==> build 21: inputs <==
==> flow/design.v <==
module fpmultiplier (output logic [31:0] product, output logic ready,
		input logic [31:0] a, input logic clock, nreset);
enum {activation, start, loada, loadb, check, special, regularcalculation,carries, final_output}state;
logic [31:0] multi_a, multi_b;
logic [47:0] manti_48bit;
logic [22:0] manti_23bit; 
logic [9:0] expon; 
logic sign;
logic infinite_a,NaN_a,zero_a,infinite_b,NaN_b,zero_b; 
assign  infinite_a = (multi_a[30:23]==8'b11111111)&&(multi_a[22:0]==0);
assign  NaN_a = (multi_a[30:23]==8'b11111111)&&(multi_a[22:0]!=0);
assign  zero_a = (multi_a[30:23]==0);
assign  infinite_b = (multi_b[30:23]==8'b11111111)&&(multi_b[22:0]==0);
assign  NaN_b = (multi_b[30:23]==8'b11111111)&&(multi_b[22:0]!=0);
assign  zero_b = (multi_b[30:23]==0); 
always_ff @(posedge clock, negedge nreset)
if (~nreset)
  begin 
  product <=0;
  multi_a <= 0;
  multi_b <= 0;
  state <= start;
  ready <= 0;
  end
else
begin 
  case (state)
    activation:
           begin
           ready <=1;
           end
    start: 
           begin
           ready <= 0;
           state <= loada;
           end
    loada: 
           begin 
           multi_a <= a;
           state <= loadb;
           end
    loadb: 
           begin
           multi_b <= a;
           state <= check;        
           end
    check:
           begin
           sign <= multi_a[31]^multi_b[31];
           if(NaN_a||infinite_a||zero_a||NaN_b||infinite_b||zero_b)
           state <= special;
           else
           state <= regularcalculation;
           end
    special:
           begin
            state <= final_output;
            if (NaN_a||NaN_b) 
              begin
              expon <= 10'b0011111111;
              manti_23bit <= 1;
              end
            else if (infinite_a||infinite_b) 
              begin
              if (zero_a|zero_b)  
                begin
                expon <= 10'b0011111111;
                manti_23bit <= 1;  
                end
              else 
                begin
                expon <= 10'b0011111111;
                manti_23bit <= 0;
                end
              end
            else 
              begin 
              expon <= 10'b0000000000;
              manti_23bit <= 0;
              end
           end
    regularcalculation:
           begin
           state <= carries;
           sign <= multi_a[31]^multi_b[31];
           manti_48bit <= {1'b1, {multi_a[22:0]}}*{1'b1, {multi_b[22:0]}};
           expon <= {2'b00,multi_a[30:23]}+{2'b00,multi_b[30:23]}-10'd127; 
           end 
    carries:
           begin 
           state <= final_output;
           if (manti_48bit[47]==1)  
             begin
             expon <= expon + 1'b1; 
             manti_48bit <= manti_48bit>>1|{{25{1'b0}},1'b1,{22{1'b0}}}; 
             end
           else
             begin  
             manti_48bit <= manti_48bit|{{25{1'b0}},1'b1,{22{1'b0}}}; 
             end
           end
    final_output:
           begin 
           ready <= 1;
           state <= start;        
           if (NaN_a||infinite_a||zero_a||NaN_b||infinite_b||zero_b)
             product <= {sign,expon[7:0],manti_23bit};
           else if ($signed(expon) >= 255)
             product <= {sign,8'b11111111,23'd0};
           else if ($signed(expon) <= 0)
             product <= {sign,31'd0};
           else 
             product <= {sign,expon[7:0],manti_48bit[45:23]};
           end 
  endcase
end
endmodule
==> flow/run.sh <==
#!/bin/bash
# the make line also repeats each setting of config.mk as NAME=value (left out here)
make -C /OpenROAD-flow-scripts/flow DESIGN_CONFIG=/design/flow/config.mk WORK_HOME=/design/flow/orfs CLKGATE_MAP_FILE= finish
==> flow/config.mk <==
export PLATFORM = sky130hd
export DESIGN_NAME = fpmultiplier
export DESIGN_NICKNAME = fpmultiplier
export VERILOG_FILES = /design/flow/design.v
export SDC_FILE = /design/flow/constraint.sdc
export NUM_CORES = 4
export LEC_CHECK = 0
export ABC_AREA = 1
export CAP_MARGIN = 20
export CELL_PAD_IN_SITES_GLOBAL_PLACEMENT = 0
export CORE_ASPECT_RATIO = 0.5
export CORE_MARGIN = 9
export CORE_UTILIZATION = 67
export CTS_CLUSTER_DIAMETER = 223
export CTS_CLUSTER_SIZE = 99
export MAX_ROUTING_LAYER = met4
export PLACE_DENSITY = 0.37
export SETUP_SLACK_MARGIN = -0.39
export SLEW_MARGIN = 20
==> flow/constraint.sdc <==
create_clock -name core_clock -period 8.18 [get_ports {clock}]
set_input_delay 1.6360 -clock core_clock [delete_from_list [all_inputs] [get_ports {clock}]]
set_output_delay 1.6360 -clock core_clock [all_outputs]
set_load 0.01 [all_outputs]
==> build 30 (differences from build 21) <==
Settings changed: CELL_PAD_IN_SITES_GLOBAL_PLACEMENT 0 to unset, CORE_ASPECT_RATIO 0.5 to unset, CORE_MARGIN 9 to 2, CORE_UTILIZATION 67 to 72, CTS_CLUSTER_DIAMETER 223 to unset, CTS_CLUSTER_SIZE 99 to unset, MAX_ROUTING_LAYER met4 to unset, PLACE_DENSITY 0.37 to unset, PLACE_DENSITY_LB_ADDON set to 0.18, SETUP_SLACK_MARGIN -0.39 to unset.
==> flow/constraint.sdc (replaced) <==
create_clock -name core_clock -period 5.96 [get_ports {clock}]
set_input_delay 1.1920 -clock core_clock [delete_from_list [all_inputs] [get_ports {clock}]]
set_output_delay 1.1920 -clock core_clock [all_outputs]
set_load 0.01 [all_outputs]
==> out/results.ini <==
[run_status]
status = did not finish
haltStage = global routing
tool.error = [ERROR GRT-0232] Routing congestion too high. Check the congestion heatmap in the GUI.

[cts]
post-cts-setup-buffers = 52

[placement]
dpl_worst_slack_ns = -0.605
gp_congestion = 1.03
dp_hpwl_um = 63500

[global_route]
grt_overflow = 4
use_met1_pct = 75.7

[floorplan]
die_h_um = 193
rows = 69
initCoreUtil_pct = 72.8
die_area_mm2 = 0.0373

That was build 30.
==> out/results.ini <==
[global_route]
grt_overflow = 0

[cts]
post-cts-setup-buffers = 0

[floorplan]
die_area_mm2 = 0.0463
initCoreUtil_pct = 68.4
die_h_um = 157

[placement]
dpl_worst_slack_ns = 0.860
dp_hpwl_um = 60800

[run_status]
status = complete, no violations

That was build 21.

* * *

==> run C: inputs <==
Starts from the design.v that is shown in full above.
clock: 2.57 ns
lec_check: 0
abc_area: 1
cap_margin: 20
cell_pad_in_sites_global_placement: 0
core_aspect_ratio: 1.84
core_margin: 2
core_utilization: 72
cts_cluster_size: 24
max_routing_layer: met4
place_density_lb_addon: 0.01
setup_slack_margin: 0.23
slew_margin: 20
tns_end_percent: 80
run.sh (not shown) runs the stock make flow with config.mk's settings and CLKGATE_MAP_FILE=.
==> run E (differences from run C) <==
- CORE_ASPECT_RATIO: 1.84 -> 0.99
- PLACE_DENSITY: unset -> 0.37
- PLACE_DENSITY_LB_ADDON: 0.01 -> unset
- SETUP_SLACK_MARGIN: 0.23 -> unset
- TNS_END_PERCENT: 80 -> unset
==> flow/constraint.sdc (replaced) <==
create_clock -name core_clock -period 6.24 [get_ports {clock}]
set_input_delay 1.2480 -clock core_clock [delete_from_list [all_inputs] [get_ports {clock}]]
set_output_delay 1.2480 -clock core_clock [all_outputs]
set_load 0.01 [all_outputs]
==> flow_summary.ini <==
; generated from flow reports
[status]
status = stopped before the end
haltStage = global routing (5_1_grt)
first-error = [ERROR GRT-0116] Global routing finished with congestion. Check the congestion regions in the DRC Viewer.

[floorplanning]
fp.coreArea_mm2 = 0.0355
die_h_um = 261
fp-row-count = 94
fp_util_pct = 72.5
die_area_mm2 = 0.0374

[cts]
post_cts_resized = 282

[global_routing]
grt_usage_pct = 68.2
grt_util_met3_pct = 43.8
use_met1_pct = 66.6

[placement]
post-place-ws_ns = -4.15
gp_congestion = 1.07
placed_cells = 4004
[end of results for run C]
==> flow_summary.ini <==
; physical design summary
[cts]
post_cts_resized = 195

[sta]
setup_violations = 25
fin_ws_ns = -0.599

[floorplanning]
fp-row-count = 68
die_h_um = 192
die_area_mm2 = 0.0373
fp_util_pct = 73.5
fp.coreArea_mm2 = 0.0351

[global_routing]
grt_usage_pct = 49.9

[status]
status = failed layout checks
violations = negative setup slack

[placement]
post-place-ws_ns = -0.416
[end of results for run E]
